==> job 8088: inputs <==
==> flow/design.v <==
module adder(
    input [2:0] data,
    output cout,
    output s
);
assign s = data[2] ^ data[1] ^ data[0];
assign cout = data[2] & data[1] | (data[0] & (data[2] ^ data[1]));
endmodule
module BoothBase
(
    input neg,  
    input pos,  
    input neg2, 
    input pos2, 
    input [1:0] x,  
    output p
);
assign p = (neg&~x[1]) | (neg2&~x[0]) | (pos&x[1]) | (pos2&x[0]);
endmodule
module BoothSelectSignal
(
    input [2:0] y,  
    output neg,  
    output pos,  
    output neg2, 
    output pos2  
);
assign neg = (y[2]&~y[1]&y[0]) | (y[2]&y[1]&~y[0]);
assign pos = (~y[2]&~y[1]&y[0]) | (~y[2]&y[1]&~y[0]);
assign neg2 = y[2]&~y[1]&~y[0];
assign pos2 = ~y[2]&y[1]&y[0];
endmodule
module BoothInterBase
(
    input [2:0] y,  
    input [63:0] x,
    output [63:0] p,
    output c  
);
wire neg,pos,neg2,pos2;
BoothSelectSignal u_BoothSelectSignal(
    .y(y),
    .neg(neg),
    .pos(pos),
    .neg2(neg2),
    .pos2(pos2)
);
BoothBase u_BoothBase(
    .neg(neg),
    .pos(pos),
    .neg2(neg2),
    .pos2(pos2),
    .x({x[0],1'b0}),
    .p(p[0])
);
generate
    genvar i;
    for(i=1;i<64;i=i+1) begin
        BoothBase us_BoothBase(
            .neg(neg),
            .pos(pos),
            .neg2(neg2),
            .pos2(pos2),
            .x(x[i:i-1]),
            .p(p[i])
        );
    end
endgenerate
assign c = neg || neg2;
endmodule
module wallace17
(
    input [16:0] in_data,
    input [13:0] cin,
    output [13:0] cout,
    output c,s
);
wire [4:0] first_s;
adder first1 (.data(in_data[04:02]), .cout(cout[0]), .s(first_s[0]));
adder first2 (.data(in_data[07:05]), .cout(cout[1]), .s(first_s[1]));
adder first3 (.data(in_data[10:08]), .cout(cout[2]), .s(first_s[2]));
adder first4 (.data(in_data[13:11]), .cout(cout[3]), .s(first_s[3]));
adder first5 (.data(in_data[16:14]), .cout(cout[4]), .s(first_s[4]));
wire [3:0] second_s;
adder second1 (.data(cin[2:0]                   ), .cout(cout[5]), .s(second_s[0]));
adder second2 (.data({in_data[0],cin[4:3]}      ), .cout(cout[6]), .s(second_s[1]));
adder second3 (.data({first_s[1:0],in_data[1]}  ), .cout(cout[7]), .s(second_s[2]));
adder second4 (.data(first_s[4:2]               ), .cout(cout[8]), .s(second_s[3]));
wire [1:0] third_s;
adder third1 (.data({second_s[0],cin[6:5]} ), .cout(cout[09]), .s(third_s[0]));
adder third2 (.data(second_s[3:1]          ), .cout(cout[10]), .s(third_s[1]));
wire [1:0] fourth_s;
adder fourth1 (.data(cin[9:7]               ), .cout(cout[11]), .s(fourth_s[0]));
adder fourth2 (.data({third_s[1:0],cin[10]} ), .cout(cout[12]), .s(fourth_s[1]));
wire fifth_s;
adder fifth1 (.data({fourth_s[1:0],cin[11]}), .cout(cout[13]), .s(fifth_s));
adder sixth1 (.data({fifth_s,cin[13:12]}), .cout(c), .s(s));
endmodule
module mul
(
    input rst,
    input clk,
    input sign,
    input [31:0] x,
    input [31:0] y,
    output [63:0] result
);
wire [63:0] ex_x;
wire [33:0] ex_y;
assign ex_x = sign ? {{32{x[31]}},x} : {32'b0,x};
assign ex_y = sign ? {{2{y[31]}},y} : {2'b0,y};
wire [16:0] carry;
wire [63:0] part_res [16:0];
BoothInterBase ufirst_BoothInterBase(
        .y({ex_y[1:0],1'b0}), 
        .x(ex_x), 
        .p(part_res[0]), 
        .c(carry[0])
    );
generate
    genvar i;
    for(i=2;i<=32;i=i+2) begin
        BoothInterBase ui_BoothInterBase(
            .y(ex_y[i+1:i-1]),
            .x(ex_x<<i),
            .p(part_res[i>>1]),
            .c(carry[i>>1])
        );
    end
endgenerate
reg [16:0] carry_stage;
reg [16:0] part_res_stage [63:0];
integer m,n;
always @(posedge clk or posedge rst) begin
    if(rst) begin
        carry_stage <= 17'b0;
        for(m=0;m<64;m=m+1) begin
            part_res_stage [m] <= 17'b0;
        end
    end
    else begin
        carry_stage <= carry;
        for(m=0;m<64;m=m+1) begin
            for(n=0;n<17;n=n+1) begin
                part_res_stage[m][n] <= part_res[n][m];
            end
        end
    end
end
wire [13:0] wallace_carry [64:0];
wire [63:0] c_res,s_res;
wallace17 ufirst_wallace17(
        .in_data(part_res_stage[0]), 
        .cin(carry_stage[13:0]), 
        .cout(wallace_carry[1]),
        .c(c_res[0]),
        .s(s_res[0])
    );
generate
    genvar k;
    for(k=1;k<64;k=k+1) begin
        wallace17 ufirst_wallace17(
            .in_data(part_res_stage[k]), 
            .cin(wallace_carry[k]), 
            .cout(wallace_carry[k+1]),
            .c(c_res[k]),
            .s(s_res[k])
        );
    end
endgenerate
assign result = s_res + {c_res[62:0],carry_stage[14]} + carry_stage[15];
endmodule
==> flow/run.sh <==
#!/bin/bash
# the make line also repeats each setting of config.mk as NAME=value (left out here)
make -C /OpenROAD-flow-scripts/flow DESIGN_CONFIG=/design/flow/config.mk WORK_HOME=/design/flow/orfs CLKGATE_MAP_FILE= finish
==> flow/config.mk <==
export PLATFORM = sky130hd
export DESIGN_NAME = mul
export DESIGN_NICKNAME = mul
export VERILOG_FILES = /design/flow/design.v
export SDC_FILE = /design/flow/constraint.sdc
export NUM_CORES = 4
export LEC_CHECK = 0
export CAP_MARGIN = 20
export CELL_PAD_IN_SITES_DETAIL_PLACEMENT = 1
export CORE_ASPECT_RATIO = 1.78
export CORE_MARGIN = 6
export CORE_UTILIZATION = 40
export GPL_ROUTABILITY_DRIVEN = 0
export GPL_TIMING_DRIVEN = 0
export HOLD_SLACK_MARGIN = -0.07
export MAX_ROUTING_LAYER = met5
export MIN_ROUTING_LAYER = met2
export SETUP_SLACK_MARGIN = 1.84
export SLEW_MARGIN = 20
export TNS_END_PERCENT = 70
==> flow/constraint.sdc <==
create_clock -name core_clock -period 10.0 [get_ports {clk}]
set_input_delay 2.0000 -clock core_clock [delete_from_list [all_inputs] [get_ports {clk}]]
set_output_delay 2.0000 -clock core_clock [all_outputs]
set_load 0.01 [all_outputs]
==> job 3084 (differences from job 8088) <==
==> flow/config.mk (replaced) <==
export PLATFORM = sky130hd
export DESIGN_NAME = mul
export DESIGN_NICKNAME = mul
export VERILOG_FILES = /design/flow/design.v
export SDC_FILE = /design/flow/constraint.sdc
export NUM_CORES = 4
export LEC_CHECK = 0
export CAP_MARGIN = 20
export CORE_MARGIN = 2
export CORE_UTILIZATION = 70
export CTS_CLUSTER_SIZE = 55
export SLEW_MARGIN = 20
==> flow/constraint.sdc (replaced) <==
create_clock -name core_clock -period 8.26 [get_ports {clk}]
set_input_delay 1.6520 -clock core_clock [delete_from_list [all_inputs] [get_ports {clk}]]
set_output_delay 1.6520 -clock core_clock [all_outputs]
set_load 0.01 [all_outputs]
==> job 3471 (differences from job 8088) <==
==> flow/config.mk (replaced) <==
export PLATFORM = sky130hd
export DESIGN_NAME = mul
export DESIGN_NICKNAME = mul
export VERILOG_FILES = /design/flow/design.v
export SDC_FILE = /design/flow/constraint.sdc
export NUM_CORES = 4
export LEC_CHECK = 0
export CAP_MARGIN = 0
export CORE_MARGIN = 2
export CORE_UTILIZATION = 72
export CTS_CLUSTER_SIZE = 37
export HOLD_SLACK_MARGIN = 0.3
export MAX_ROUTING_LAYER = met4
export PLACE_DENSITY_LB_ADDON = 0.28
export SETUP_SLACK_MARGIN = 1.36
export SLEW_MARGIN = 20
==> flow/constraint.sdc (replaced) <==
create_clock -name core_clock -period 8.34 [get_ports {clk}]
set_input_delay 1.6680 -clock core_clock [delete_from_list [all_inputs] [get_ports {clk}]]
set_output_delay 1.6680 -clock core_clock [all_outputs]
set_load 0.01 [all_outputs]
==> comparison <==
Job 3084 finished but fails on negative setup slack. Job 3471 finished but fails on negative setup slack. Job 8088 aborted during global routing (5_1_grt) on GRT-0116.
Of job 3471 and job 3084, job 3084 has the higher wire length (gap 1.3%, measured against job 3084).
Against job 3471, the worst setup slack of job 3084 is lower by 0.39 ns.
Area after synthesis is the same in job 3084 and job 3471.
Of job 3084 and job 3471, job 3084 has the higher final area (gap 1.3%, measured against job 3471).
Of job 3084 and job 3471, job 3471 has the higher worst hold slack (gap 0.19 ns).
In job 3471 the first-iteration DRC count is larger than in job 3084, by about 11%.
